<file path="flow/run.sh">
#!/bin/bash
# the make line also repeats each setting of config.mk as NAME=value (left out here)
make -C /OpenROAD-flow-scripts/flow DESIGN_CONFIG=/design/flow/config.mk WORK_HOME=/design/flow/orfs CLKGATE_MAP_FILE= finish
</file>
<file path="flow/config.mk">
export PLATFORM = sky130hd
export DESIGN_NAME = pixel_generation
export DESIGN_NICKNAME = pixel_generation
export VERILOG_FILES = /design/flow/design.v
export SDC_FILE = /design/flow/constraint.sdc
export NUM_CORES = 4
export LEC_CHECK = 0
export ABC_AREA = 1
export CAP_MARGIN = 20
export CELL_PAD_IN_SITES_GLOBAL_PLACEMENT = 3
export CORE_MARGIN = 2
export CORE_UTILIZATION = 44
export CTS_CLUSTER_DIAMETER = 177
export CTS_CLUSTER_SIZE = 30
export PLACE_DENSITY = 0.35
export SLEW_MARGIN = 20
export TNS_END_PERCENT = 15
</file>
<file path="flow/constraint.sdc">
create_clock -name core_clock -period 10.0 [get_ports {clk}]
set_input_delay 2.0000 -clock core_clock [delete_from_list [all_inputs] [get_ports {clk}]]
set_output_delay 2.0000 -clock core_clock [all_outputs]
set_load 0.01 [all_outputs]
</file>
<file path="flow/design.v">
`timescale 1ns / 1ps
module pixel_generation(
    input clk,                               
    input reset,                             
    input video_on,                          
    input [9:0] x, y,    
    input KEY_UP, KEY_DOWN, KEY_LEFT, KEY_RIGHT,
    output reg [11:0] rgb                    
    );
    reg [1:0] direction;
    reg [1:0] game_state;
    reg [1:0] lives_rem;
    reg game_result;
    reg [1:0] gs;                            
    reg gr;                                  
    parameter X_MAX = 639;                   
    parameter Y_MAX = 479;                   
    parameter SQ_RGB = 12'h00F;              
    parameter BG_RGB = 12'h000;              
    parameter SQUARE_SIZE = 32;              
    parameter SQUARE_VELOCITY_POS = 1;           
    parameter SQUARE_VELOCITY_NEG = 1;
    parameter RECT_RGB = 12'hFFF;
    parameter FLAG_RGB = 12'hF00;
    parameter FLAG_STICK_RGB = 12'hFF0;
    parameter GAME_OVER_RGB = 12'hF0F;
    parameter GAME_START_RGB = 12'h000;
    parameter START_RGB = 12'hFFF;
    parameter WON_RGB = 12'hFFF;
    parameter LOST_RGB = 12'hFFF;
    parameter LIVES_RGB = 12'hF0F;
    wire refresh_tick;
    assign refresh_tick = ((y == 481) && (x == 0)) ? 1 : 0;
    wire [9:0] sq_x_l, sq_x_r;               
    wire [9:0] sq_y_t, sq_y_b;               
    reg [9:0] sq_x_reg, sq_y_reg;            
    wire [9:0] sq_x_next, sq_y_next;         
    reg [9:0] x_delta_reg, y_delta_reg;      
    reg [9:0] x_delta_next, y_delta_next;    
    always @(posedge clk or posedge reset)
        if(reset) begin
            sq_x_reg <= 0;
            sq_y_reg <= 430;
            x_delta_reg <= SQUARE_VELOCITY_POS;
            y_delta_reg <= SQUARE_VELOCITY_POS;
            direction <= 2'b00;
            game_state <= 2'b00;
            lives_rem <= 2'b11;
            game_result <= 1'b0;
        end
        else begin
            gs = game_state;
            gr = game_result;
            if (gs == 2'b00 && KEY_UP) gs = 2'b01;
            if (gs == 2'b10 && KEY_UP) begin
                gs = 2'b00;
                lives_rem  <= 2'b11;
            end
            if (gs == 2'b01) begin
            if (gs == 2'b01) begin
                if (
                ((direction == 2'b10) &&!((sq_x_reg - x_delta_reg) >= 100 &&(sq_x_reg - x_delta_reg) <= 200 && (sq_y_reg >= 50-31) && (sq_y_reg <= 150)) &&
                            !((sq_x_reg - x_delta_reg) >= 120 && (sq_x_reg - x_delta_reg) <= 140 && (sq_y_reg >= 0) && (sq_y_reg <= 70)) &&
                            !((sq_x_reg - x_delta_reg) >= 240 && (sq_x_reg - x_delta_reg) <= 280 && (sq_y_reg >= 120-31) && (sq_y_reg <= 180)) &&
                            !((sq_x_reg - x_delta_reg) >= 320 && (sq_x_reg - x_delta_reg) <= 340 && (sq_y_reg >= 0) && (sq_y_reg <= 90)) && 
                            !((sq_x_reg - x_delta_reg) >= 470 && (sq_x_reg - x_delta_reg) <= 590 && (sq_y_reg >= 35-31) && (sq_y_reg <= 150)) &&
                            !((sq_x_reg - x_delta_reg) >= 550 && (sq_x_reg - x_delta_reg) <= 640 && (sq_y_reg >= 250-31) && (sq_y_reg <= 270)) &&
                            !((sq_x_reg - x_delta_reg) >= 500 && (sq_x_reg - x_delta_reg) <= 530 && (sq_y_reg >= 320-31) && (sq_y_reg <= 480)) &&
                            !((sq_x_reg - x_delta_reg) >= 140 && (sq_x_reg - x_delta_reg) <= 220 && (sq_y_reg >= 380-31) && (sq_y_reg <= 480)) &&
                            !((sq_x_reg - x_delta_reg) >= 180 && (sq_x_reg - x_delta_reg) <= 280 && (sq_y_reg >= 300-31) && (sq_y_reg <= 320)) &&
                            !((sq_x_reg - x_delta_reg) >= 260 && (sq_x_reg - x_delta_reg) <= 370 && (sq_y_reg >= 230-31) && (sq_y_reg <= 250)) &&
                            !((sq_x_reg - x_delta_reg) >= 60 &&  (sq_x_reg - x_delta_reg) <= 90 &&   (sq_y_reg >= 160-31) && (sq_y_reg <= 180)) &&
                            !((sq_x_reg - x_delta_reg) >= 320 && (sq_x_reg - x_delta_reg) <= 340 && (sq_y_reg >= 280-31) && (sq_y_reg <= 300)) &&
                            !((sq_x_reg - x_delta_reg) >= 420 && (sq_x_reg - x_delta_reg) <= 440 && (sq_y_reg >= 290-31) && (sq_y_reg <= 320)) &&
                            !((sq_x_reg - x_delta_reg) >= 60 && (sq_x_reg - x_delta_reg) <= 140 && (sq_y_reg >= 260-31) && (sq_y_reg <= 290)) &&
                            !((sq_x_reg - x_delta_reg) >= 490 && (sq_x_reg - x_delta_reg) <= 510 && (sq_y_reg >= 180-31) && (sq_y_reg <= 280)) &&
                            !((sq_x_reg - x_delta_reg) >= 490 && (sq_x_reg - x_delta_reg) <= 510 && (sq_y_reg >= 180-31) && (sq_y_reg <= 280)) &&    
                            !((sq_x_reg - x_delta_reg) >= 120 && (sq_x_reg - x_delta_reg) <= 140 && (sq_y_reg >= 270-31) && (sq_y_reg <= 320))) 
                            ||
                   ((direction == 2'b11) &&!((sq_x_reg + x_delta_reg +16 ) >= 100 && (sq_x_reg + x_delta_reg +16) <= 200 && (sq_y_reg >= 50-31) && (sq_y_reg <= 150)) &&
                            !((sq_x_reg + x_delta_reg +16 ) >= 120 && (sq_x_reg + x_delta_reg +16) <= 140 && (sq_y_reg >= 0) && (sq_y_reg <= 70)) &&
                            !((sq_x_reg + x_delta_reg +16 ) >= 240 && (sq_x_reg + x_delta_reg +16) <= 280 && (sq_y_reg >= 120-31) && (sq_y_reg <= 180)) &&
                            !((sq_x_reg + x_delta_reg +16 ) >= 320 && (sq_x_reg + x_delta_reg +16) <= 340 && (sq_y_reg >= 0 ) && (sq_y_reg <= 90)) && 
                            !((sq_x_reg + x_delta_reg +16 ) >= 470 && (sq_x_reg + x_delta_reg +16) <= 590 && (sq_y_reg >= 35-31 ) && (sq_y_reg <= 150)) &&
                            !((sq_x_reg + x_delta_reg +16 ) >= 550 && (sq_x_reg + x_delta_reg +16) <= 640 && (sq_y_reg >= 250-31) && (sq_y_reg <= 270)) &&
                            !((sq_x_reg + x_delta_reg +16 ) >= 500 && (sq_x_reg + x_delta_reg +16) <= 530 && (sq_y_reg >= 320-31) && (sq_y_reg <= 480)) &&
                            !((sq_x_reg + x_delta_reg +16 ) >= 140 && (sq_x_reg + x_delta_reg +16) <= 220 && (sq_y_reg >= 380-31) && (sq_y_reg <= 480)) &&
                            !((sq_x_reg + x_delta_reg +16 ) >= 180 && (sq_x_reg + x_delta_reg +16) <= 280 && (sq_y_reg >= 300-31) && (sq_y_reg <= 320)) &&
                            !((sq_x_reg + x_delta_reg +16 ) >= 260 && (sq_x_reg + x_delta_reg +16) <= 370 && (sq_y_reg >= 230-31) && (sq_y_reg <= 250)) &&
                            !((sq_x_reg + x_delta_reg +16 ) >= 60 &&  (sq_x_reg + x_delta_reg +16) <= 90 &&  (sq_y_reg >= 160-31) && (sq_y_reg <= 180)) &&
                            !((sq_x_reg + x_delta_reg +16 ) >= 320 && (sq_x_reg + x_delta_reg +16) <= 340 && (sq_y_reg >= 280-31) && (sq_y_reg <= 300)) &&
                            !((sq_x_reg + x_delta_reg +16 ) >= 420 && (sq_x_reg + x_delta_reg +16) <= 440 && (sq_y_reg >= 290-31) && (sq_y_reg <= 320)) &&
                            !((sq_x_reg + x_delta_reg +16 ) >= 60 && (sq_x_reg + x_delta_reg +16) <= 140 && (sq_y_reg >= 260-31) && (sq_y_reg <= 290)) &&
                            !((sq_x_reg + x_delta_reg + 16) >= 490 && (sq_x_reg + x_delta_reg+16) <= 510 && (sq_y_reg >= 180-31) && (sq_y_reg <= 280)) &&
                            !((sq_x_reg + x_delta_reg + 16) >= 490 && (sq_x_reg + x_delta_reg+16) <= 510 && (sq_y_reg >= 180-31) && (sq_y_reg <= 280)) &&  
                            !((sq_x_reg + x_delta_reg +16 ) >= 120 && (sq_x_reg + x_delta_reg +16) <= 140 && (sq_y_reg >= 270-31) && (sq_y_reg <= 320)))
                            ||
                  ((direction == 2'b00) &&!((sq_y_reg - y_delta_reg) >= 50 &&  (sq_y_reg - y_delta_reg) <= 150 && (sq_x_reg >= 100-15) && (sq_x_reg <= 200)) &&
                            !((sq_y_reg - y_delta_reg) >= 0 &&   (sq_y_reg - y_delta_reg) <= 70 && (sq_x_reg >= 120-15) && (sq_x_reg <= 140)) &&
                            !((sq_y_reg - y_delta_reg) >= 120 && (sq_y_reg - y_delta_reg) <= 180 && (sq_x_reg >= 220) && (sq_x_reg <= 280)) &&
                            !((sq_y_reg - y_delta_reg) >= 0 &&   (sq_y_reg - y_delta_reg) <= 90 && (sq_x_reg >= 320-15) && (sq_x_reg <= 340))  &&
                            !((sq_y_reg - y_delta_reg) >= 35 &&   (sq_y_reg - y_delta_reg) <= 150 && (sq_x_reg >= 470-15) && (sq_x_reg <= 590)) &&
                            !((sq_y_reg - y_delta_reg) >= 250 && (sq_y_reg - y_delta_reg) <= 270 && (sq_x_reg >= 550-15) && (sq_x_reg <= 640)) && 
                            !((sq_y_reg - y_delta_reg) >= 320 && (sq_y_reg - y_delta_reg) <= 480 && (sq_x_reg >= 500-15) && (sq_x_reg <= 530)) &&
                            !((sq_y_reg - y_delta_reg) >= 380 && (sq_y_reg - y_delta_reg) <= 480 && (sq_x_reg >= 140-15) && (sq_x_reg <= 220)) &&
                            !((sq_y_reg - y_delta_reg) >= 300 && (sq_y_reg - y_delta_reg) <= 320 && (sq_x_reg >= 180-15) && (sq_x_reg <= 280))  &&
                            !((sq_y_reg - y_delta_reg) >= 230 && (sq_y_reg - y_delta_reg) <= 250 && (sq_x_reg >= 260-15) && (sq_x_reg <= 370)) &&
                            !((sq_y_reg - y_delta_reg) >= 160 && (sq_y_reg - y_delta_reg) <= 180 && (sq_x_reg >= 60-15) && (sq_x_reg <= 90)) &&
                            !((sq_y_reg - y_delta_reg) >= 280 && (sq_y_reg - y_delta_reg) <= 300 && (sq_x_reg >= 320-15) && (sq_x_reg <= 340)) &&
                            !((sq_y_reg - y_delta_reg) >= 290 && (sq_y_reg - y_delta_reg) <= 320 && (sq_x_reg >= 420-15) && (sq_x_reg <= 440)) &&
                            !((sq_y_reg - y_delta_reg) >= 260 && (sq_y_reg - y_delta_reg) <= 290 && (sq_x_reg >= 60-15) && (sq_x_reg <= 140)) &&
                            !((sq_y_reg - y_delta_reg) >= 180 &&   (sq_y_reg - y_delta_reg) <= 280 && (sq_x_reg >= 490-15) && (sq_x_reg <= 510)) &&
                            !((sq_y_reg - y_delta_reg) >= 180 &&   (sq_y_reg - y_delta_reg) <= 280 && (sq_x_reg >= 490-15) && (sq_x_reg <= 510)) &&  
                            !((sq_y_reg - y_delta_reg) >= 270 && (sq_y_reg - y_delta_reg) <= 320 && (sq_x_reg >= 120-15) && (sq_x_reg <= 140)))
                            ||
                    ((direction == 2'b01) && !((sq_y_reg + y_delta_reg +32) >= 50 && (sq_y_reg + y_delta_reg +32) <= 150 && (sq_x_reg >= 100-15) && (sq_x_reg <= 200)) &&
                            !((sq_y_reg + y_delta_reg +32) >= 0 && (sq_y_reg + y_delta_reg +32) <= 70 && (sq_x_reg >= 120-15) && (sq_x_reg <= 140)) &&
                            !((sq_y_reg + y_delta_reg +32) >= 120 && (sq_y_reg + y_delta_reg +32) <= 180 && (sq_x_reg >= 220) && (sq_x_reg <= 280)) &&
                            !((sq_y_reg + y_delta_reg +32) >= 0 && (sq_y_reg + y_delta_reg +32) <= 90 && (sq_x_reg >= 320-15) && (sq_x_reg <= 340))  &&
                            !((sq_y_reg + y_delta_reg +32) >= 35 && (sq_y_reg + y_delta_reg +32) <= 150 && (sq_x_reg >= 470-15) && (sq_x_reg <= 590)) &&
                            !((sq_y_reg + y_delta_reg +32) >= 250 && (sq_y_reg + y_delta_reg +32) <= 270 && (sq_x_reg >= 550-15) && (sq_x_reg <= 640)) && 
                            !((sq_y_reg + y_delta_reg +32) >= 320 && (sq_y_reg + y_delta_reg +32) <= 480 && (sq_x_reg >= 500-15) && (sq_x_reg <= 530)) &&
                            !((sq_y_reg + y_delta_reg +32) >= 380 && (sq_y_reg + y_delta_reg +32) <= 480 && (sq_x_reg >= 140-15) && (sq_x_reg <= 220)) &&
                            !((sq_y_reg + y_delta_reg +32) >= 300 && (sq_y_reg + y_delta_reg +32) <= 320 && (sq_x_reg >= 180-15) && (sq_x_reg <= 280))  &&
                            !((sq_y_reg + y_delta_reg +32) >= 230 && (sq_y_reg + y_delta_reg +32) <= 250 && (sq_x_reg >= 260-15) && (sq_x_reg <= 370)) &&
                            !((sq_y_reg + y_delta_reg +32) >= 160 && (sq_y_reg + y_delta_reg +32) <= 180 && (sq_x_reg >= 60-15) && (sq_x_reg <= 90)) &&
                            !((sq_y_reg + y_delta_reg +32) >= 280 && (sq_y_reg + y_delta_reg +32) <= 300 && (sq_x_reg >= 320-15) && (sq_x_reg <= 340)) &&
                            !((sq_y_reg + y_delta_reg +32) >= 290 && (sq_y_reg + y_delta_reg +32) <= 320 && (sq_x_reg >= 420-15) && (sq_x_reg <= 440)) &&
                            !((sq_y_reg + y_delta_reg +32) >= 260 && (sq_y_reg + y_delta_reg +32) <= 290 && (sq_x_reg >= 60-15) && (sq_x_reg <= 140)) &&
                            !((sq_y_reg + y_delta_reg +32) >= 180 && (sq_y_reg + y_delta_reg +32) <= 280 && (sq_x_reg >= 490-15) && (sq_x_reg <= 510)) &&
                            !((sq_y_reg + y_delta_reg +32) >= 180 && (sq_y_reg + y_delta_reg +32) <= 280 && (sq_x_reg >= 490-15) && (sq_x_reg <= 510)) &&  
                            !((sq_y_reg + y_delta_reg +32) >= 270 && (sq_y_reg + y_delta_reg +32) <= 320 && (sq_x_reg >= 120-15) && (sq_x_reg <= 140)))
                ) begin
                    sq_x_reg <= sq_x_next;
                    sq_y_reg <= sq_y_next;
                    x_delta_reg <= x_delta_next;
                    y_delta_reg <= y_delta_next;
                end
                else begin
                    if (lives_rem == 2'b11) lives_rem <= 2'b10; 
                    else if (lives_rem == 2'b10) lives_rem <= 2'b01;
                    else if (lives_rem == 2'b01) lives_rem <= 2'b00;  
                end                                 
                if (KEY_UP) direction <= 2'b00;  
                else if (KEY_DOWN) direction <= 2'b01;  
                else if (KEY_LEFT) direction <= 2'b10;  
                else if (KEY_RIGHT) direction <= 2'b11;  
                if (sq_x_r >= 610 && sq_y_t <= 30) begin
                    gs = 2'b10;
                    gr = 1'b1;
                    sq_x_reg <= 0;
                    sq_y_reg <= 430;
                end
                else if (lives_rem == 2'b00) begin
                    gs = 2'b10;
                    gr = 1'b0;
                    sq_x_reg <= 0;
                    sq_y_reg <= 430;
                end
            end
        end
            game_state <= gs;
            game_result <= gr;
    end
    assign sq_x_l = sq_x_reg;                    
    assign sq_y_t = sq_y_reg;                    
    assign sq_x_r = (sq_x_l + SQUARE_SIZE) - 16;    
    assign sq_y_b = sq_y_t + SQUARE_SIZE - 1;    
    wire sq_on;
    assign sq_on = (sq_x_l <= x) && (x <= sq_x_r) && (sq_y_t <= y) && (y <= sq_y_b) && game_state == 2'b01;
    assign sq_x_next = (refresh_tick) ?
    (sq_x_r >= X_MAX) ? sq_x_reg - x_delta_reg :   
    (sq_x_l <= 0) ? sq_x_reg + x_delta_reg :
    ((direction == 2'b10) &&!((sq_x_reg - x_delta_reg) >= 100 &&(sq_x_reg - x_delta_reg) <= 200 && (sq_y_reg >= 50-31) && (sq_y_reg <= 150)) &&
                            !((sq_x_reg - x_delta_reg) >= 120 && (sq_x_reg - x_delta_reg) <= 140 && (sq_y_reg >= 0) && (sq_y_reg <= 70)) &&
                            !((sq_x_reg - x_delta_reg) >= 240 && (sq_x_reg - x_delta_reg) <= 280 && (sq_y_reg >= 120-31) && (sq_y_reg <= 180)) &&
                            !((sq_x_reg - x_delta_reg) >= 320 && (sq_x_reg - x_delta_reg) <= 340 && (sq_y_reg >= 0) && (sq_y_reg <= 90)) && 
                            !((sq_x_reg - x_delta_reg) >= 490 && (sq_x_reg - x_delta_reg) <= 510 && (sq_y_reg >= 180-31) && (sq_y_reg <= 280)) &&    
                            !((sq_x_reg - x_delta_reg) >= 470 && (sq_x_reg - x_delta_reg) <= 590 && (sq_y_reg >= 35-31) && (sq_y_reg <= 150)) &&
                            !((sq_x_reg - x_delta_reg) >= 550 && (sq_x_reg - x_delta_reg) <= 640 && (sq_y_reg >= 250-31) && (sq_y_reg <= 270)) &&
                            !((sq_x_reg - x_delta_reg) >= 500 && (sq_x_reg - x_delta_reg) <= 530 && (sq_y_reg >= 320-31) && (sq_y_reg <= 480)) &&
                            !((sq_x_reg - x_delta_reg) >= 140 && (sq_x_reg - x_delta_reg) <= 220 && (sq_y_reg >= 380-31) && (sq_y_reg <= 480)) &&
                            !((sq_x_reg - x_delta_reg) >= 180 && (sq_x_reg - x_delta_reg) <= 280 && (sq_y_reg >= 300-31) && (sq_y_reg <= 320)) &&
                            !((sq_x_reg - x_delta_reg) >= 260 && (sq_x_reg - x_delta_reg) <= 370 && (sq_y_reg >= 230-31) && (sq_y_reg <= 250)) &&
                            !((sq_x_reg - x_delta_reg) >= 60 &&  (sq_x_reg - x_delta_reg) <= 90 &&   (sq_y_reg >= 160-31) && (sq_y_reg <= 180)) &&
                            !((sq_x_reg - x_delta_reg) >= 320 && (sq_x_reg - x_delta_reg) <= 340 && (sq_y_reg >= 280-31) && (sq_y_reg <= 300)) &&
                            !((sq_x_reg - x_delta_reg) >= 420 && (sq_x_reg - x_delta_reg) <= 440 && (sq_y_reg >= 290-31) && (sq_y_reg <= 320)) &&
                            !((sq_x_reg - x_delta_reg) >= 60 && (sq_x_reg - x_delta_reg) <= 140 && (sq_y_reg >= 260-31) && (sq_y_reg <= 290)) &&
                            !((sq_x_reg - x_delta_reg) >= 120 && (sq_x_reg - x_delta_reg) <= 140 && (sq_y_reg >= 270-31) && (sq_y_reg <= 320)))
                            ? (sq_x_reg - x_delta_reg) :
    ((direction == 2'b11) &&!((sq_x_reg + x_delta_reg +16 ) >= 100 && (sq_x_reg + x_delta_reg +16) <= 200 && (sq_y_reg >= 50-31) && (sq_y_reg <= 150)) &&
                            !((sq_x_reg + x_delta_reg +16 ) >= 120 && (sq_x_reg + x_delta_reg +16) <= 140 && (sq_y_reg >= 0) && (sq_y_reg <= 70)) &&
                            !((sq_x_reg + x_delta_reg +16 ) >= 240 && (sq_x_reg + x_delta_reg +16) <= 280 && (sq_y_reg >= 120-31) && (sq_y_reg <= 180)) &&
                            !((sq_x_reg + x_delta_reg +16 ) >= 320 && (sq_x_reg + x_delta_reg +16) <= 340 && (sq_y_reg >= 0 ) && (sq_y_reg <= 90)) && 
                            !((sq_x_reg + x_delta_reg + 16) >= 490 && (sq_x_reg + x_delta_reg+16) <= 510 && (sq_y_reg >= 180-31) && (sq_y_reg <= 280)) && 
                            !((sq_x_reg + x_delta_reg +16 ) >= 470 && (sq_x_reg + x_delta_reg +16) <= 590 && (sq_y_reg >= 35-31 ) && (sq_y_reg <= 150)) &&
                            !((sq_x_reg + x_delta_reg +16 ) >= 550 && (sq_x_reg + x_delta_reg +16) <= 640 && (sq_y_reg >= 250-31) && (sq_y_reg <= 270)) &&
                            !((sq_x_reg + x_delta_reg +16 ) >= 500 && (sq_x_reg + x_delta_reg +16) <= 530 && (sq_y_reg >= 320-31) && (sq_y_reg <= 480)) &&
                            !((sq_x_reg + x_delta_reg +16 ) >= 140 && (sq_x_reg + x_delta_reg +16) <= 220 && (sq_y_reg >= 380-31) && (sq_y_reg <= 480)) &&
                            !((sq_x_reg + x_delta_reg +16 ) >= 180 && (sq_x_reg + x_delta_reg +16) <= 280 && (sq_y_reg >= 300-31) && (sq_y_reg <= 320)) &&
                            !((sq_x_reg + x_delta_reg +16 ) >= 260 && (sq_x_reg + x_delta_reg +16) <= 370 && (sq_y_reg >= 230-31) && (sq_y_reg <= 250)) &&
                            !((sq_x_reg + x_delta_reg +16 ) >= 60 &&  (sq_x_reg + x_delta_reg +16) <= 90 &&  (sq_y_reg >= 160-31) && (sq_y_reg <= 180)) &&
                            !((sq_x_reg + x_delta_reg +16 ) >= 320 && (sq_x_reg + x_delta_reg +16) <= 340 && (sq_y_reg >= 280-31) && (sq_y_reg <= 300)) &&
                            !((sq_x_reg + x_delta_reg +16 ) >= 420 && (sq_x_reg + x_delta_reg +16) <= 440 && (sq_y_reg >= 290-31) && (sq_y_reg <= 320)) &&
                            !((sq_x_reg + x_delta_reg +16 ) >= 60 && (sq_x_reg + x_delta_reg +16) <= 140 && (sq_y_reg >= 260-31) && (sq_y_reg <= 290)) &&
                            !((sq_x_reg + x_delta_reg +16 ) >= 120 && (sq_x_reg + x_delta_reg +16) <= 140 && (sq_y_reg >= 270-31) && (sq_y_reg <= 320)))
                            ? (sq_x_reg + x_delta_reg) : sq_x_reg :
    sq_x_reg;
assign sq_y_next = (refresh_tick) ?
    (sq_y_t <= 0) ? sq_y_reg + y_delta_reg :     
    (sq_y_b >= Y_MAX) ? sq_y_reg - y_delta_reg :
    ((direction == 2'b00) &&!((sq_y_reg - y_delta_reg) >= 50 &&  (sq_y_reg - y_delta_reg) <= 150 && (sq_x_reg >= 100-15) && (sq_x_reg <= 200)) &&
                            !((sq_y_reg - y_delta_reg) >= 0 &&   (sq_y_reg - y_delta_reg) <= 70 && (sq_x_reg >= 120-15) && (sq_x_reg <= 140)) &&
                            !((sq_y_reg - y_delta_reg) >= 120 && (sq_y_reg - y_delta_reg) <= 180 && (sq_x_reg >= 220) && (sq_x_reg <= 280)) &&
                            !((sq_y_reg - y_delta_reg) >= 0 &&   (sq_y_reg - y_delta_reg) <= 90 && (sq_x_reg >= 320-15) && (sq_x_reg <= 340))  &&
                            !((sq_y_reg - y_delta_reg) >= 180 &&   (sq_y_reg - y_delta_reg) <= 280 && (sq_x_reg >= 490-15) && (sq_x_reg <= 510)) &&
                            !((sq_y_reg - y_delta_reg) >= 35 &&   (sq_y_reg - y_delta_reg) <= 150 && (sq_x_reg >= 470-15) && (sq_x_reg <= 590)) &&
                            !((sq_y_reg - y_delta_reg) >= 250 && (sq_y_reg - y_delta_reg) <= 270 && (sq_x_reg >= 550-15) && (sq_x_reg <= 640)) && 
                            !((sq_y_reg - y_delta_reg) >= 320 && (sq_y_reg - y_delta_reg) <= 480 && (sq_x_reg >= 500-15) && (sq_x_reg <= 530)) &&
                            !((sq_y_reg - y_delta_reg) >= 380 && (sq_y_reg - y_delta_reg) <= 480 && (sq_x_reg >= 140-15) && (sq_x_reg <= 220)) &&
                            !((sq_y_reg - y_delta_reg) >= 300 && (sq_y_reg - y_delta_reg) <= 320 && (sq_x_reg >= 180-15) && (sq_x_reg <= 280))  &&
                            !((sq_y_reg - y_delta_reg) >= 230 && (sq_y_reg - y_delta_reg) <= 250 && (sq_x_reg >= 260-15) && (sq_x_reg <= 370)) &&
                            !((sq_y_reg - y_delta_reg) >= 160 && (sq_y_reg - y_delta_reg) <= 180 && (sq_x_reg >= 60-15) && (sq_x_reg <= 90)) &&
                            !((sq_y_reg - y_delta_reg) >= 280 && (sq_y_reg - y_delta_reg) <= 300 && (sq_x_reg >= 320-15) && (sq_x_reg <= 340)) &&
                            !((sq_y_reg - y_delta_reg) >= 290 && (sq_y_reg - y_delta_reg) <= 320 && (sq_x_reg >= 420-15) && (sq_x_reg <= 440)) &&
                            !((sq_y_reg - y_delta_reg) >= 260 && (sq_y_reg - y_delta_reg) <= 290 && (sq_x_reg >= 60-15) && (sq_x_reg <= 140)) &&
                            !((sq_y_reg - y_delta_reg) >= 270 && (sq_y_reg - y_delta_reg) <= 320 && (sq_x_reg >= 120-15) && (sq_x_reg <= 140)))
                            ? (sq_y_reg - y_delta_reg) :
    ((direction == 2'b01) && !((sq_y_reg + y_delta_reg +32) >= 50 && (sq_y_reg + y_delta_reg +32) <= 150 && (sq_x_reg >= 100-15) && (sq_x_reg <= 200)) &&
                            !((sq_y_reg + y_delta_reg +32) >= 0 && (sq_y_reg + y_delta_reg +32) <= 70 && (sq_x_reg >= 120-15) && (sq_x_reg <= 140)) &&
                            !((sq_y_reg + y_delta_reg +32) >= 120 && (sq_y_reg + y_delta_reg +32) <= 180 && (sq_x_reg >= 220) && (sq_x_reg <= 280)) &&
                            !((sq_y_reg + y_delta_reg +32) >= 0 && (sq_y_reg + y_delta_reg +32) <= 90 && (sq_x_reg >= 320-15) && (sq_x_reg <= 340))  &&
                            !((sq_y_reg + y_delta_reg +32) >= 35 && (sq_y_reg + y_delta_reg +32) <= 150 && (sq_x_reg >= 470-15) && (sq_x_reg <= 590)) &&
                            !((sq_y_reg + y_delta_reg +32) >= 180 && (sq_y_reg + y_delta_reg +32) <= 280 && (sq_x_reg >= 490-15) && (sq_x_reg <= 510)) &&
                            !((sq_y_reg + y_delta_reg +32) >= 250 && (sq_y_reg + y_delta_reg +32) <= 270 && (sq_x_reg >= 550-15) && (sq_x_reg <= 640)) && 
                            !((sq_y_reg + y_delta_reg +32) >= 320 && (sq_y_reg + y_delta_reg +32) <= 480 && (sq_x_reg >= 500-15) && (sq_x_reg <= 530)) &&
                            !((sq_y_reg + y_delta_reg +32) >= 380 && (sq_y_reg + y_delta_reg +32) <= 480 && (sq_x_reg >= 140-15) && (sq_x_reg <= 220)) &&
                            !((sq_y_reg + y_delta_reg +32) >= 300 && (sq_y_reg + y_delta_reg +32) <= 320 && (sq_x_reg >= 180-15) && (sq_x_reg <= 280))  &&
                            !((sq_y_reg + y_delta_reg +32) >= 230 && (sq_y_reg + y_delta_reg +32) <= 250 && (sq_x_reg >= 260-15) && (sq_x_reg <= 370)) &&
                            !((sq_y_reg + y_delta_reg +32) >= 160 && (sq_y_reg + y_delta_reg +32) <= 180 && (sq_x_reg >= 60-15) && (sq_x_reg <= 90)) &&
                            !((sq_y_reg + y_delta_reg +32) >= 280 && (sq_y_reg + y_delta_reg +32) <= 300 && (sq_x_reg >= 320-15) && (sq_x_reg <= 340)) &&
                            !((sq_y_reg + y_delta_reg +32) >= 290 && (sq_y_reg + y_delta_reg +32) <= 320 && (sq_x_reg >= 420-15) && (sq_x_reg <= 440)) &&
                            !((sq_y_reg + y_delta_reg +32) >= 260 && (sq_y_reg + y_delta_reg +32) <= 290 && (sq_x_reg >= 60-15) && (sq_x_reg <= 140)) &&
                            !((sq_y_reg + y_delta_reg +32) >= 270 && (sq_y_reg + y_delta_reg +32) <= 320 && (sq_x_reg >= 120-15) && (sq_x_reg <= 140)))
                            ? (sq_y_reg + y_delta_reg) : sq_y_reg:
    sq_y_reg;
    always @* begin
        x_delta_next = x_delta_reg;
        y_delta_next = y_delta_reg;
       if(sq_y_t < 1)                               
           y_delta_next = 1;                        
       else if(sq_x_r >= X_MAX)                    
           x_delta_next = 1;                        
       else if (sq_x_r >= 300) 
           x_delta_next = 2;
    end
    wire rect_on;
    assign rect_on = ((x >= 100 && x <= 200) && (y >= 50 && y <= 150) ||
               (x >= 120 && x <= 140) && (y >= 0 && y <= 70) ||
               (x >= 240 && x <= 280) && (y >= 120 && y <= 180) ||
               (x >= 320 && x <= 340) && (y >= 0 && y <= 90) ||
               (x >= 490 && x <=510) &&  (y>= 180 && y <=280) ||      
               (x >= 470 && x <= 590) && (y >= 35 && y <= 150) ||
               (x >= 550 && x <= 640) && (y >= 250 && y <= 270) ||
               (x >= 500 && x <= 530) && (y >= 320 && y <= 480) ||
               (x >= 140 && x <= 220) && (y >= 380 && y <= 480) ||
               (x >= 180 && x <= 280) && (y >= 300 && y <= 320) ||
               (x >= 260 && x <= 370) && (y >= 230 && y <= 250) ||
               (x >= 60 && x <= 90) && (y >= 160 && y <= 180) ||
               (x >= 320 && x <= 340) && (y >= 280 && y <= 300) ||
               (x >= 420 && x <= 440) && (y >= 290 && y <= 320) ||
               (x >= 60 && x <= 140) && (y >= 260 && y <= 290) ||
               (x >= 120 && x <= 140) && (y >= 270 && y <= 320)) && (game_state == 2'b01);
    wire flag_on;
    assign flag_on = ((x >= 610 && x <= 630) && (y >= 0 && y <= 30) && (game_state == 2'b01));
    wire flag_stick_on;
    assign flag_stick_on = ((x >= 630 && x <= 635) && (y >= 0 && y <= 50) && (game_state == 2'b01));
    wire s_on;
    assign s_on = ((x >= 100 && x <= 140) && (y >= 200 && y <= 220) ||   
                   (x >= 100 && x <= 120) && (y >= 220 && y <= 240) ||   
                   (x >= 100 && x <= 140) && (y >= 240 && y <= 260) ||   
                   (x >= 120 && x <= 140) && (y >= 260 && y <= 280) ||   
                   (x >= 100 && x <= 140) && (y >= 280 && y <= 300)) && game_state == 2'b00;    
    wire t_on;
    assign t_on = ((x >= 160 && x <= 200) && (y >= 200 && y <= 220) ||   
                   (x >= 175 && x <= 185) && (y >= 200 && y <= 300)) && game_state == 2'b00;
    wire a_on;
    assign a_on = ((x >= 220 && x <= 240) && (y >= 200 && y <= 300) ||   
                   (x >= 240 && x <= 260) && (y >= 200 && y <= 220) ||   
                   (x >= 240 && x <= 260) && (y >= 240 && y <= 260) ||   
                   (x >= 260 && x <= 280) && (y >= 200 && y <= 300)) && game_state == 2'b00;    
    wire r_on;
    assign r_on =((x >= 300 && x <= 315) && (y >= 200 && y <= 250) ||   
                   (x >= 315 && x <= 325) && (y >= 200 && y <= 215) ||   
                   (x >= 325 && x <= 340) && (y >= 200 && y <= 250) ||
                   (x >= 315 && x <= 325) && (y >= 225 && y <= 250) ||
                   (x >= 300 && x <= 320) && (y >= 250 && y <= 300) ||
                   (x >= 335 && x <= 345) && (y >= 250 && y <= 290)) && game_state == 2'b00;  
    wire t2_on;
    assign t2_on = ((x >= 360 && x <= 400) && (y >= 200 && y <= 220) ||   
                    (x >= 375 && x <= 385) && (y >= 220 && y <= 300)) && game_state == 2'b00;    
    wire won_on;
     assign won_on = (
    ((x >= 290) && (x <= 300) && (y >= 210) && (y <= 260)) ||
    ((x >= 310) && (x <= 320) && (y >= 220) && (y <= 260)) ||
    ((x >= 330) && (x <= 340) && (y >= 210) && (y <= 260)) ||
    ((x >= 300) && (x <= 310) && (y >= 250) && (y <= 260)) ||
    ((x >= 320) && (x <= 330) && (y >= 250) && (y <= 260)) ||
    ((x >= 360) && (x <= 370) && (y >= 210) && (y <= 260)) ||
    ((x >= 380) && (x <= 390) && (y >= 210) && (y <= 260)) ||
    ((x >= 370) && (x <= 380) && (y >= 210) && (y <= 220)) ||
    ((x >= 370) && (x <= 380) && (y >= 250) && (y <= 260)) ||
    ((x >= 410) && (x <= 420) && (y >= 210) && (y <= 260)) ||
    ((x >= 430) && (x <= 440) && (y >= 210) && (y <= 260)) ||
    ((x >= 420) && (x <= 430) && (y >= 210) && (y <= 220))
) && (game_state == 2'b10) && (game_result == 1'b1);
    wire loss_on;
    assign loss_on =  (
    ((x >= 280) && (x <= 290) && (y >= 200) && (y <= 240)) ||
    ((x >= 290) && (x <= 320) && (y >= 230) && (y <= 240)) ||
    ((x >= 330) && (x <= 340) && (y >= 200) && (y <= 240)) ||
    ((x >= 360) && (x <= 370) && (y >= 200) && (y <= 240)) ||
    ((x >= 340) && (x <= 360) && (y >= 200) && (y <= 210)) ||
    ((x >= 340) && (x <= 360) && (y >= 230) && (y <= 240)) ||
    ((x >= 390) && (x <= 420) && (y >= 200) && (y <= 210)) ||
    ((x >= 390) && (x <= 400) && (y >= 210) && (y <= 220)) ||
    ((x >= 390) && (x <= 420) && (y >= 220) && (y <= 230)) ||
    ((x >= 410) && (x <= 420) && (y >= 230) && (y <= 240)) ||
    ((x >= 390) && (x <= 420) && (y >= 240) && (y <= 250)) ||
    ((x >= 440) && (x <= 470) && (y >= 200) && (y <= 210)) ||
    ((x >= 450) && (x <= 460) && (y >= 210) && (y <= 240)))
 && (game_state == 2'b10) && (game_result == 1'b0);
    wire three_on;
    assign three_on = (
    ((x >= 535) && (x <= 600) && (y >= 400) && (y <= 420)) ||
    ((x >= 535) && (x <= 600) && (y >= 440) && (y <= 460)) ||
    ((x >= 535) && (x <= 600) && (y >= 480) && (y <= 500)) ||
    ((x >= 535) && (x <= 600) && (y >= 520) && (y <= 540)) && game_state == 2'b01 && lives_rem == 2'b11);
    wire two_on;
    assign two_on = (
    ((x >= 5) && (x <= 15) && (y >= 5) && (y <= 10)) ||
    ((x >= 12) && (x <= 15) && (y >= 10) && (y <= 17)) ||
    ((x >= 5) && (x <= 12) && (y >= 15) && (y <= 17)) ||
    ((x >= 5) && (x <= 8) && (y >= 17) && (y <= 24)) ||
    ((x >= 5) && (x <= 15) && (y >= 24) && (y <= 34)) && game_state == 2'b01 && lives_rem == 2'b10
) ;
    wire one_on;
    assign one_on = (((x >= 5) && (x <= 10) && (y >= 5) && (y <= 25))
    && game_state == 2'b01 && lives_rem == 2'b01
    ); 
    always @*
        if (~video_on)
            rgb = 12'h000;           
        else if (sq_on)
            rgb = SQ_RGB;            
        else if (rect_on)
            rgb = RECT_RGB;          
        else if (flag_on)
            rgb = FLAG_RGB;
        else if (flag_stick_on)
            rgb = FLAG_STICK_RGB;
        else if (s_on && game_state == 2'b00)
            rgb = 12'hF00;           
        else if (t_on && game_state == 2'b00)
            rgb = 12'h0F0;           
        else if (a_on && game_state == 2'b00)
            rgb = 12'h00F;           
        else if (r_on && game_state == 2'b00)
            rgb = 12'h0F0;        
        else if (t2_on && game_state == 2'b00)
            rgb = 12'hF00;           
        else if (won_on && game_state == 2'b10 && game_result == 1'b1)
            rgb = 12'h000;
        else if (loss_on && game_state == 2'b10 && game_result == 1'b0)
            rgb = 12'h000;
        else if (!loss_on && !won_on && game_state == 2'b10)  
            rgb = GAME_OVER_RGB;     
        else
            rgb = BG_RGB;          
endmodule
</file>
==> Slide: Implementation Results, run 1 <==
Key Metrics from the Run

Yosys
  – Post-synthesis net count: 2,370
  – Share of the synthesized area in the top cell type: 0.247
  – Post-Synth XOR/XNOR Area: 0.00919
  – Sequential area share after synthesis: 0.0755
  – Mapped Area: 0.0114 sq mm
  – Post-synthesis instance total: 2,286
  – Synthesized area per cell: 5.00 sq um
  – Number of enable flip-flop cells: 0
  – Synth Register Bits: 34
  – Top-count cell post-synth: sky130_fd_sc_hd__nand2_1
  – Post-synth top cells: sky130_fd_sc_hd__nand2_1 (754), sky130_fd_sc_hd__nor2_1 (339), sky130_fd_sc_hd__inv_1 (267)
  – Top cells by area: sky130_fd_sc_hd__nand2_1 (25%), sky130_fd_sc_hd__nor2_1 (11%), sky130_fd_sc_hd__nand3_1 (10%)
  – Post-Synth AOI/OAI Area: 0.169
  – Mux frac, synth: 0
  – Cell taking the most area after synthesis: sky130_fd_sc_hd__nand2_1
  – Area fraction in and, or, nand and nor cells: 0.560
  – Main kind of combinational logic by area: simple AND/OR/NAND/NOR gates
  – Top flip-flop cell by instance count after synthesis: sky130_fd_sc_hd__dfrtp_1
  – Yosys Chip Area: 0.0114 sq mm
  – Count of instantiated cells in the yosys netlist: 2,286
  – Async S/R FF share, synth: 1.00
  – FA/HA/MAJ Cells, Area Fraction: 0.0636
  – Yosys warnings: 1
  – Number of distinct library cells after synthesis: 61

Floorplan
  – Area of the core: 0.0258 sq mm
  – Vertical die dimension: 165 um
  – Initial Util: 0.444
  – Chip Width: 165 um
  – Area of the die: 0.0273 sq mm
  – Cell row count: 59

Run status
  – Result of the run: did not finish
  – Error that stopped the run: [ERROR GPL-0301] Utilization 121.200 % exceeds 100%.
  – Exit stage: global placement without I/O (3_1_place_gp_skip_io)
==> run 2, diff against run 1 <==
Settings changed: ABC_AREA 1 to not set, CELL_PAD_IN_SITES_GLOBAL_PLACEMENT 3 to not set, CORE_ASPECT_RATIO set to 1.04, CORE_UTILIZATION 44 to 40, CTS_CLUSTER_DIAMETER 177 to not set, CTS_CLUSTER_SIZE 30 to 44, HOLD_SLACK_MARGIN set to -0.01, PLACE_DENSITY 0.35 to not set, SETUP_SLACK_MARGIN set to -0.73, TNS_END_PERCENT 15 to not set.
Clock period 10.0 ns to 9.57 ns, I/O delays scaled along.
==> Slide: Implementation Results, run 2 <==
Run Summary

Detailed routing
  – Via Count: 15,400
  – # diodes: 0
  – Total routed wirelength: 56,300 um
  – Drt drc: 0
  – ANT nets after route: 0
  – Detailed-routing iteration count for the pre-antenna-repair pass: 8
  – Via/cell ratio: 7.35
  – Average detailed-routed wire length per instance: 26.8 um
  – Iteration-0 DRC count of the detailed router: 2,892

Worst hold path
  – Worst Hold Depth: 2
  – Source of the worst hold timing path: lives_rem[0]
  – Class of the tightest hold or removal check: reg -> reg
  – Worst Hold Path EP: lives_rem[2]

Global routing
  – Global-route wire length before repair: 86,200 um
  – Via count of the first global-routing pass: 14,000
  – Number of antenna violations at the first check in global routing: 0
  – Overall track demand over capacity in global routing: 0.361
  – Largest net degree at the start of global routing: 50
  – Global route total overflow: 0

STA
  – Setup Total Neg Slack: 0 ps
  – Highest clock frequency the design can meet: 120 MHz
  – Post-route clock period utilization: 0.872
  – Final Hold Violation Tally: 0
  – Final slew viol count: 0
  – Worst clock skew: 6.78 ps
  – Setup repair after global routing missed its margin: false
  – Measured slew at the worst slew-check pin: 1070 ps
  – Endpoints failing setup: 0
  – Final worst path period need: 8340 ps
  – Worst rel slew slack: 0.282

Worst setup path
  – Kind of critical path: in -> out
  – Crit-path leading delay family: AND-OR/OR-AND gates
  – Critical Path Slowest Stage Cell: sky130_fd_sc_hd__a21oi_1
  – Worst EP arrival: 6430 ps
  – Buffers and inverters on the worst path: 2
  – CP startpoint: y[7]
  – Worst Path Max Fanout: 14
  – Nature of the critical path startpoint: input pin
  – Cells along the critical path: clkdlybuf4s50_1 -> or2_2 -> a21oi_1 -> o21ai_0 -> a32o_1 -> a21oi_1 -> o21ai_0 -> nand2_1 -> a21oi_1 -> o41ai_1 -> a41oi_1 -> clkdlybuf4s50_1
  – Critical path data required time: 7660 ps
  – Destination of the worst register-to-register timing path: x_delta_reg[0]
  – R2r startpoint: sq_x_reg[0]
  – Cell count along the critical path: 12
  – Cell repeated most along the worst path: sky130_fd_sc_hd__a21oi_1
  – R2R depth: 12
  – Crit path to: rgb[1]
  – Worst path max stage delay: 710 ps
  – Critical path capture point type: primary output

Clock tree
  – TritonCTS clock tree: done
  – Worst skew pair latency: 290 ps
  – Post-CTS setup repair buffer count: 0
  – H-tree Lvls: 2
  – Clock transition at the registers of the reported paths: 60 ps
  – Max Buffers Root-to-Sink: 2
  – Total CTS buffers: 5
  – Root buffer cell: sky130_fd_sc_hd__clkbuf_16
  – Post-cts hold-fix buffer tally: 0
  – Cells resized by post-CTS repair: 0
  – Num Clock Sinks: 34

Placement
  – Placed cell areas: 0.0121 sq mm
  – Routability-driven placement congestion ratio: 1.05
  – Half-perimeter wire length of the detailed placement result: 42,400 um
  – DP Cell Count: 2,092
  – Number of I/O port buffers: 38

Yosys
  – Top flip-flop cell by instance count after synthesis: sky130_fd_sc_hd__dfrtp_1
  – Count of instantiated cells in the yosys netlist: 1,779 (-22%)
  – Mux frac, synth: 0.0206 (+0.0206)
  – Synth Register Bits: 34 (unchanged)
  – Mapped Area: 0.0117 sq mm (+1.9%)
  – Async S/R FF share, synth: 1.00 (unchanged)
  – Yosys warnings: 1 (unchanged)
  – Cell taking the most area after synthesis: sky130_fd_sc_hd__a21oi_1
  – Top-count cell post-synth: sky130_fd_sc_hd__nor2_1
  – Post-Synth XOR/XNOR Area: 0.0322 (+0.0230)
  – Yosys Chip Area: 0.0117 sq mm (+1.9%)
  – Share of the synthesized area in the top cell type: 0.0605 (-0.187)
  – Synthesized area per cell: 6.56 sq um (+31%)
  – Number of enable flip-flop cells: 0 (unchanged)
  – Post-Synth AOI/OAI Area: 0.406 (+0.237)
  – Sequential area share after synthesis: 0.0740 (-0.00143)
  – Number of distinct library cells after synthesis: 105 (+72%)
  – Top cells by area: sky130_fd_sc_hd__a21oi_1 (6.1%), sky130_fd_sc_hd__ha_1 (5.9%), sky130_fd_sc_hd__o21ai_0 (5.7%)
  – Main kind of combinational logic by area: AND-OR/OR-AND gates
  – Post-synthesis net count: 1,863 (-21%)
  – Post-synth top cells: sky130_fd_sc_hd__nor2_1 (166), sky130_fd_sc_hd__nand2_1 (144), sky130_fd_sc_hd__a21oi_1 (141)
  – Post-synthesis instance total: 1,779 (-22%)
  – FA/HA/MAJ Cells, Area Fraction: 0.0624 (-0.00121)
  – Area fraction in and, or, nand and nor cells: 0.327 (-0.233)

Job
  – Count of maximum capacitance violations: 0
  – Count of tool warnings: 43

Floorplan
  – Vertical die dimension: 178 um (+7.8%)
  – Chip Width: 171 um (+3.7%)
  – Area of the die: 0.0305 sq mm (+12%)
  – Cell row count: 63 (+6.8%)
  – Area of the core: 0.0286 sq mm (+11%)
  – Initial Util: 0.408 (-0.0365)
  – Ports placed on the boundary: 39

Cells and area
  – Count of nets after finishing: 1,793
  – Post-route cell area: 0.0123 sq mm
  – Count of placed standard cells in the final layout, fillers left out: 2,100
  – Synth-to-layout area growth: 5.49%
  – Filler cells: 3,086

Run status
  – Result of the run: no timing/DRC/antenna violations
[run 2: layout make-up]
class	count	area [sq um]	area share
inverter	65	244	0.0198
clock inverter	1	30.0	0.00244
tap	390	488	0.0397
clock buffer	7	143	0.0116
timing repair buffer	72	636	0.0517
multi-input combinational	1531	9900	0.805
sequential	34	863	0.0702
[run 2: per-layer routing]
layer,global-route usage,up-vias,share of wire
li1,-,6737,-
met1,0.505,7295,0.41
met2,0.546,1165,0.42
met3,0.0626,228,0.11
met4,0.145,0,0.049
met5,0,-,0
[run 2: per-stage QoR]
stage | hold WS [ps] | worst slack, ps | utilization
floorplan | 460 | 2740 | -
global placement | 495 | 1400 | 0.424
detailed placement | 509 | 1400 | 0.424
CTS | 514 | 1380 | 0.430
global route | 522 | 923 | 0.430
finish | 508 | 1230 | 0.430
==> run 3, diff against run 2 <==
Settings changed: ABC_AREA set to 1, CELL_PAD_IN_SITES_GLOBAL_PLACEMENT set to 0, CORE_ASPECT_RATIO 1.04 to 1.8, CORE_MARGIN 2 to 7, CORE_UTILIZATION 40 to 52, CTS_CLUSTER_DIAMETER set to 247, CTS_CLUSTER_SIZE 44 to 100, HOLD_SLACK_MARGIN -0.01 to not set, MAX_ROUTING_LAYER set to met4, MIN_ROUTING_LAYER set to met1, PLACE_DENSITY_LB_ADDON set to 0.08, SETUP_SLACK_MARGIN -0.73 to 1.15, TNS_END_PERCENT set to 5.
Clock period 9.57 ns to 6.62 ns, I/O delays scaled along.
==> Slide: Implementation Results, run 3 <==
Run Summary

Yosys
  – Top-count cell post-synth: sky130_fd_sc_hd__nand2_1
  – Share of the synthesized area in the top cell type: 0.247 (+0.187)
  – Post-synth top cells: sky130_fd_sc_hd__nand2_1 (754), sky130_fd_sc_hd__nor2_1 (339), sky130_fd_sc_hd__inv_1 (267)
  – Yosys warnings: 1 (unchanged)
  – Post-Synth AOI/OAI Area: 0.169 (-0.237)
  – Synthesized area per cell: 5.00 sq um (-24%)
  – Sequential area share after synthesis: 0.0755 (+0.00143)
  – Top flip-flop cell by instance count after synthesis: sky130_fd_sc_hd__dfrtp_1
  – Number of enable flip-flop cells: 0 (unchanged)
  – Area fraction in and, or, nand and nor cells: 0.560 (+0.233)
  – Mux frac, synth: 0 (-0.0206)
  – FA/HA/MAJ Cells, Area Fraction: 0.0636 (+0.00121)
  – Async S/R FF share, synth: 1.00 (unchanged)
  – Mapped Area: 0.0114 sq mm (-1.9%)
  – Post-Synth XOR/XNOR Area: 0.00919 (-0.0230)
  – Post-synthesis net count: 2,370 (+27%)
  – Number of distinct library cells after synthesis: 61 (-42%)
  – Top cells by area: sky130_fd_sc_hd__nand2_1 (25%), sky130_fd_sc_hd__nor2_1 (11%), sky130_fd_sc_hd__nand3_1 (10%)
  – Yosys Chip Area: 0.0114 sq mm (-1.9%)
  – Synth Register Bits: 34 (unchanged)
  – Count of instantiated cells in the yosys netlist: 2,286 (+28%)
  – Post-synthesis instance total: 2,286 (+28%)
  – Cell taking the most area after synthesis: sky130_fd_sc_hd__nand2_1
  – Main kind of combinational logic by area: simple AND/OR/NAND/NOR gates

Worst setup path
  – CP startpoint: x[0]
  – R2r startpoint: sq_x_reg[0]
  – Critical Path Slowest Stage Cell: sky130_fd_sc_hd__clkdlybuf4s50_1
  – Nature of the critical path startpoint: input pin
  – Buffers and inverters on the worst path: 4 (+2)
  – Worst Path Max Fanout: 8 (-6)
  – R2R depth: 24 (+12)
  – Cells along the critical path: clkdlybuf4s50_1 -> buf_4 -> inv_1 -> ha_1 -> o21bai_1 -> a221oi_1 -> o21ai_0 -> nand2_1 -> a21oi_1 -> o21ai_1 -> nand3_2 -> nor3_4 -> or2_4 -> a21oi_4 -> clkdlybuf4s15_2
  – Crit path to: rgb[6]
  – Critical path capture point type: primary output
  – Kind of critical path: in -> out
  – Worst path max stage delay: 540 ps (-170 ps)
  – Crit-path leading delay family: buffers and inverters
  – Worst EP arrival: 4090 ps (-2340 ps)
  – Critical path data required time: 5300 ps (-2360 ps)
  – Destination of the worst register-to-register timing path: x_delta_reg[1]
  – Cell count along the critical path: 15 (+3)

Detailed routing
  – Detailed-routing iteration count for the pre-antenna-repair pass: 9 (+1)
  – Iteration-0 DRC count of the detailed router: 2,737 (-5.4%)
  – ANT nets after route: 0 (unchanged)
  – Via/cell ratio: 6.65 (-9.5%)
  – Average detailed-routed wire length per instance: 23.2 um (-13%)
  – Total routed wirelength: 60,500 um (+7.5%)
  – Drt drc: 0 (unchanged)
  – Via Count: 17,300 (+12%)

Placement
  – Routability-driven placement congestion ratio: 1.29 (+22%)
  – Half-perimeter wire length of the detailed placement result: 46,600 um (+9.9%)
  – Placed cell areas: 0.0123 sq mm (+1.1%)
  – Number of I/O port buffers: 38 (unchanged)

STA
  – Final slew viol count: 0 (unchanged)
  – Worst clock skew: 5.96 ps (-0.820 ps)
  – Endpoints failing setup: 0 (unchanged)
  – Final worst path period need: 5410 ps
  – Measured slew at the worst slew-check pin: 864 ps (-205 ps)
  – Worst rel slew slack: 0.422 (+0.140)
  – Setup Total Neg Slack: 0 ps (unchanged)
  – Final Hold Violation Tally: 0 (unchanged)
  – Setup repair after global routing missed its margin: true
  – Highest clock frequency the design can meet: 185 MHz
  – Post-route clock period utilization: 0.817 (-0.0547)
  – Worst hold margin: 466 ps (-42.3 ps)

Clock tree
  – Total CTS buffers: 5 (unchanged)
  – Clock transition at the registers of the reported paths: 60 ps (about the same)
  – Max Buffers Root-to-Sink: 2 (unchanged)
  – Root buffer cell: sky130_fd_sc_hd__clkbuf_16
  – H-tree Lvls: 2 (unchanged)
  – Post-cts hold-fix buffer tally: 0 (unchanged)
  – Worst skew pair latency: 290 ps (about the same)
  – Num Clock Sinks: 34 (unchanged)
  – TritonCTS clock tree: done

Global routing
  – Overall track demand over capacity in global routing: 0.455 (+0.0939)
  – Global route total overflow: 0 (unchanged)
  – Largest net degree at the start of global routing: 35 (-30%)
  – Number of antenna violations at the first check in global routing: 1 (+1)
  – Via count of the first global-routing pass: 16,600 (+18%)
  – Global-route wire length before repair: 92,100 um (+6.9%)

Floorplan
  – Chip Width: 125 um (-27%)
  – Cell row count: 72 (+14%)
  – Area of the die: 0.0265 sq mm (-13%)
  – Vertical die dimension: 213 um (+20%)
  – Area of the core: 0.0215 sq mm (-25%)
  – Ports placed on the boundary: 39 (unchanged)
  – Initial Util: 0.531 (+0.124)

Worst hold path
  – Worst Hold Depth: 2 (unchanged)
  – Source of the worst hold timing path: lives_rem[0]
  – Class of the tightest hold or removal check: reg -> reg
  – Worst Hold Path EP: lives_rem[0]

Cells and area
  – Register cell area after layout: 872 sq um (+1.0%)
  – Count of nets after finishing: 2,432 (+36%)
  – Synth-to-layout area growth: 13.3%
  – Post-route cell area: 0.0130 sq mm (+5.4%)
  – Multi-input gate area: 0.00958 sq mm (-3.3%)
  – Filler cells: 2,286 (-26%)

Job
  – Count of maximum capacitance violations: 0 (unchanged)
  – Count of tool warnings: 44 (+2.3%)

Run status
  – Result of the run: no timing/DRC/antenna violations
-- run 3: through the flow --
step	std cells	worst slack (ps)	utilization
floorplan	2286	1490	-
global placement	2586	326	0.570
detailed placement	2586	277	0.570
CTS	2595	1160	0.586
global route	2609	1100	0.602
finish	2609	1210	0.602
-- run 3: layout make-up --
cell class	instances	share of cell area
Multi-Input combinational cell	1905	0.738
Clock buffer	5	0.00965
Tap cell	259	0.0250
Antenna cell	1	0.000193
Sequential cell	34	0.0673
Clock inverter	3	0.00531
Timing Repair Buffer	108	0.0681
Inverter	294	0.0860
-- run 3: layer usage --
metal  vias up  track usage  routed length (um)
li1       7610            -                   -
met1      7590        0.426               18500
met2      1529        0.752               27600
met3       610        0.113                6910
met4         0        0.449                7520
met5         -            -                   0
-- run 3: timing repair --
action | CTS | global route
hold endpoints to repair | 0 | 0
pin swaps | 5 | 12
resized | 91 | 105
endpoints found under the setup margin | 12 | 12
setup buffers | 1 | 13
==> run 4, diff against run 3 <==
Settings changed: CAP_MARGIN 20 to 0, CELL_PAD_IN_SITES_GLOBAL_PLACEMENT 0 to 1, CORE_ASPECT_RATIO 1.8 to 0.52, CORE_MARGIN 7 to 5, CORE_UTILIZATION 52 to 20, CTS_CLUSTER_DIAMETER 247 to 392, CTS_CLUSTER_SIZE 100 to not set, GPL_TIMING_DRIVEN set to 0, HOLD_SLACK_MARGIN set to 0.18, MIN_ROUTING_LAYER met1 to met2, PLACE_DENSITY_LB_ADDON 0.08 to not set, SETUP_SLACK_MARGIN 1.15 to 1.91, SLEW_MARGIN 20 to 15, TNS_END_PERCENT 5 to 20.
==> Slide: Implementation Results, run 4 <==
Key Metrics from the Run

Placement
  – Number of I/O port buffers: 38 (unchanged)
  – DP Cell Count: 3,072 (+19%)
  – Half-perimeter wire length of the detailed placement result: 62,300 um (+34%)
  – Routability-driven placement congestion ratio: 1.25 (-3.0%)

Yosys
  – FA/HA/MAJ Cells, Area Fraction: 0.0636 (unchanged)
  – Post-synthesis net count: 2,370 (unchanged)
  – Share of the synthesized area in the top cell type: 0.247 (unchanged)
  – Synth Register Bits: 34 (unchanged)
  – Sequential area share after synthesis: 0.0755 (unchanged)
  – Post-synth top cells: sky130_fd_sc_hd__nand2_1 (754), sky130_fd_sc_hd__nor2_1 (339), sky130_fd_sc_hd__inv_1 (267)
  – Number of enable flip-flop cells: 0 (unchanged)
  – Yosys warnings: 1 (unchanged)
  – Post-Synth AOI/OAI Area: 0.169 (unchanged)
  – Main kind of combinational logic by area: simple AND/OR/NAND/NOR gates
  – Mapped Area: 0.0114 sq mm (unchanged)
  – Count of instantiated cells in the yosys netlist: 2,286 (unchanged)
  – Area fraction in and, or, nand and nor cells: 0.560 (unchanged)
  – Mux frac, synth: 0 (unchanged)
  – Async S/R FF share, synth: 1.00 (unchanged)
  – Synthesized area per cell: 5.00 sq um (unchanged)
  – Yosys Chip Area: 0.0114 sq mm (unchanged)
  – Post-Synth XOR/XNOR Area: 0.00919 (unchanged)
  – Post-synthesis instance total: 2,286 (unchanged)
  – Cell taking the most area after synthesis: sky130_fd_sc_hd__nand2_1
  – Top cells by area: sky130_fd_sc_hd__nand2_1 (25%), sky130_fd_sc_hd__nor2_1 (11%), sky130_fd_sc_hd__nand3_1 (10%)
  – Number of distinct library cells after synthesis: 61 (unchanged)
  – Top flip-flop cell by instance count after synthesis: sky130_fd_sc_hd__dfrtp_1
  – Top-count cell post-synth: sky130_fd_sc_hd__nand2_1

Run status
  – Result of the run: did not finish
  – Error that stopped the run: [ERROR GRT-0116] Global routing finished with congestion. Check the congestion regions in the DRC Viewer.
  – Exit stage: global routing (5_1_grt)

Clock tree
  – Total CTS buffers: 5 (unchanged)
  – H-tree Lvls: 2 (unchanged)
  – Post-cts hold-fix buffer tally: 0 (unchanged)
  – Max Buffers Root-to-Sink: 2 (unchanged)
  – Root buffer cell: sky130_fd_sc_hd__clkbuf_16
  – Num Clock Sinks: 34 (unchanged)

Floorplan
  – Cell row count: 63 (-13%)
  – Initial Util: 0.202 (-0.330)
  – Chip Width: 342 um (+170%)
  – Ports placed on the boundary: 39 (unchanged)
  – Area of the core: 0.0568 sq mm (+160%)
  – Area of the die: 0.0623 sq mm (+130%)
  – Vertical die dimension: 182 um (-14%)

Global routing
  – Overall track demand over capacity in global routing: 0.548
  – Global route total overflow: 227
run 4: layer usage:
metal	GRT overflow	global-route usage
met3	221	0.732
met1	-	-
met2	5	0.580
met4	1	0.190
met5	-	-
run 4: per-stage QoR:
step / setup slack, ps / cell area (sq um) / hold WS (ps)
global placement: -883 / 12800 / 453
CTS: 1390 / 14600 / 469
detailed placement: -677 / 12800 / 455
floorplan: 1890 / 11500 / 442
run 4: repair_timing:
item | 4_1_cts
resized | 440
hold endpoints to repair | 0
buffers inserted | 78
pin swaps | 48
cloned | 1
endpoints found under the setup margin | 30
==> run 5, diff against run 4 <==
Settings changed: ABC_AREA 1 to not set, CAP_MARGIN 0 to 20, CELL_PAD_IN_SITES_GLOBAL_PLACEMENT 1 to not set, CORE_ASPECT_RATIO 0.52 to not set, CORE_MARGIN 5 to 2, CORE_UTILIZATION 20 to 68, CTS_CLUSTER_DIAMETER 392 to 247, CTS_CLUSTER_SIZE set to 19, GPL_TIMING_DRIVEN 0 to not set, HOLD_SLACK_MARGIN 0.18 to not set, MIN_ROUTING_LAYER met2 to met1, SETUP_SLACK_MARGIN 1.91 to 1.0, SLEW_MARGIN 15 to 20, TNS_END_PERCENT 20 to 70.
Clock period 6.62 ns to 5.61 ns, I/O delays scaled along.
==> Slide: Implementation Results, run 5 <==
Key Metrics from the Run

Floorplan
  – Chip Width: 135 um (-61%)
  – Ports placed on the boundary: 39 (unchanged)
  – Area of the core: 0.0167 sq mm (-71%)
  – Initial Util: 0.698 (+0.497)
  – Area of the die: 0.0182 sq mm (-71%)
  – Vertical die dimension: 135 um (-26%)
  – Cell row count: 47 (-25%)

Yosys
  – FA/HA/MAJ Cells, Area Fraction: 0.0624 (-0.00121)
  – Count of instantiated cells in the yosys netlist: 1,779 (-22%)
  – Top-count cell post-synth: sky130_fd_sc_hd__nor2_1
  – Async S/R FF share, synth: 1.00 (unchanged)
  – Post-Synth AOI/OAI Area: 0.406 (+0.237)
  – Top flip-flop cell by instance count after synthesis: sky130_fd_sc_hd__dfrtp_1
  – Synth Register Bits: 34 (unchanged)
  – Post-synthesis instance total: 1,779 (-22%)
  – Post-synth top cells: sky130_fd_sc_hd__nor2_1 (166), sky130_fd_sc_hd__nand2_1 (144), sky130_fd_sc_hd__a21oi_1 (141)
  – Top cells by area: sky130_fd_sc_hd__a21oi_1 (6.1%), sky130_fd_sc_hd__ha_1 (5.9%), sky130_fd_sc_hd__o21ai_0 (5.7%)
  – Number of distinct library cells after synthesis: 105 (+72%)
  – Mux frac, synth: 0.0206 (+0.0206)
  – Main kind of combinational logic by area: AND-OR/OR-AND gates
  – Synthesized area per cell: 6.56 sq um (+31%)
  – Cell taking the most area after synthesis: sky130_fd_sc_hd__a21oi_1
  – Sequential area share after synthesis: 0.0740 (-0.00143)
  – Post-Synth XOR/XNOR Area: 0.0322 (+0.0230)
  – Yosys Chip Area: 0.0117 sq mm (+1.9%)
  – Mapped Area: 0.0117 sq mm (+1.9%)
  – Share of the synthesized area in the top cell type: 0.0605 (-0.187)
  – Post-synthesis net count: 1,863 (-21%)
  – Number of enable flip-flop cells: 0 (unchanged)
  – Yosys warnings: 1 (unchanged)
  – Area fraction in and, or, nand and nor cells: 0.327 (-0.233)

Clock tree
  – Num Clock Sinks: 34 (unchanged)
  – H-tree Lvls: 2 (unchanged)
  – Total CTS buffers: 5 (unchanged)
  – Post-cts hold-fix buffer tally: 0 (unchanged)
  – Max Buffers Root-to-Sink: 2 (unchanged)
  – Root buffer cell: sky130_fd_sc_hd__clkbuf_16

Placement
  – Half-perimeter wire length of the detailed placement result: 38,000 um (-39%)
  – Number of I/O port buffers: 38 (unchanged)
  – Post-Place Setup Slack: -314 ps (+363 ps)
  – DP Cell Count: 2,080 (-32%)
  – Routability-driven placement congestion ratio: 1.29 (+3.2%)

Run status
  – Exit stage: global routing (5_1_grt)
  – Result of the run: did not finish
run 5: metrics by stage:
step	util	hold slack [ps]	cell area (sq um)	setup TNS, ps
3_3_place_gp	0.794	482	13300	-2050
4_1_cts	0.857	519	14300	0
3_5_place_dp	0.794	506	13300	-2680
2_1_floorplan	-	460	11900	0
run 5: repair_timing:
item | CTS
cloned | 1
endpoints found under the setup margin | 34
pin swaps | 55
resized | 243
buffers inserted | 42
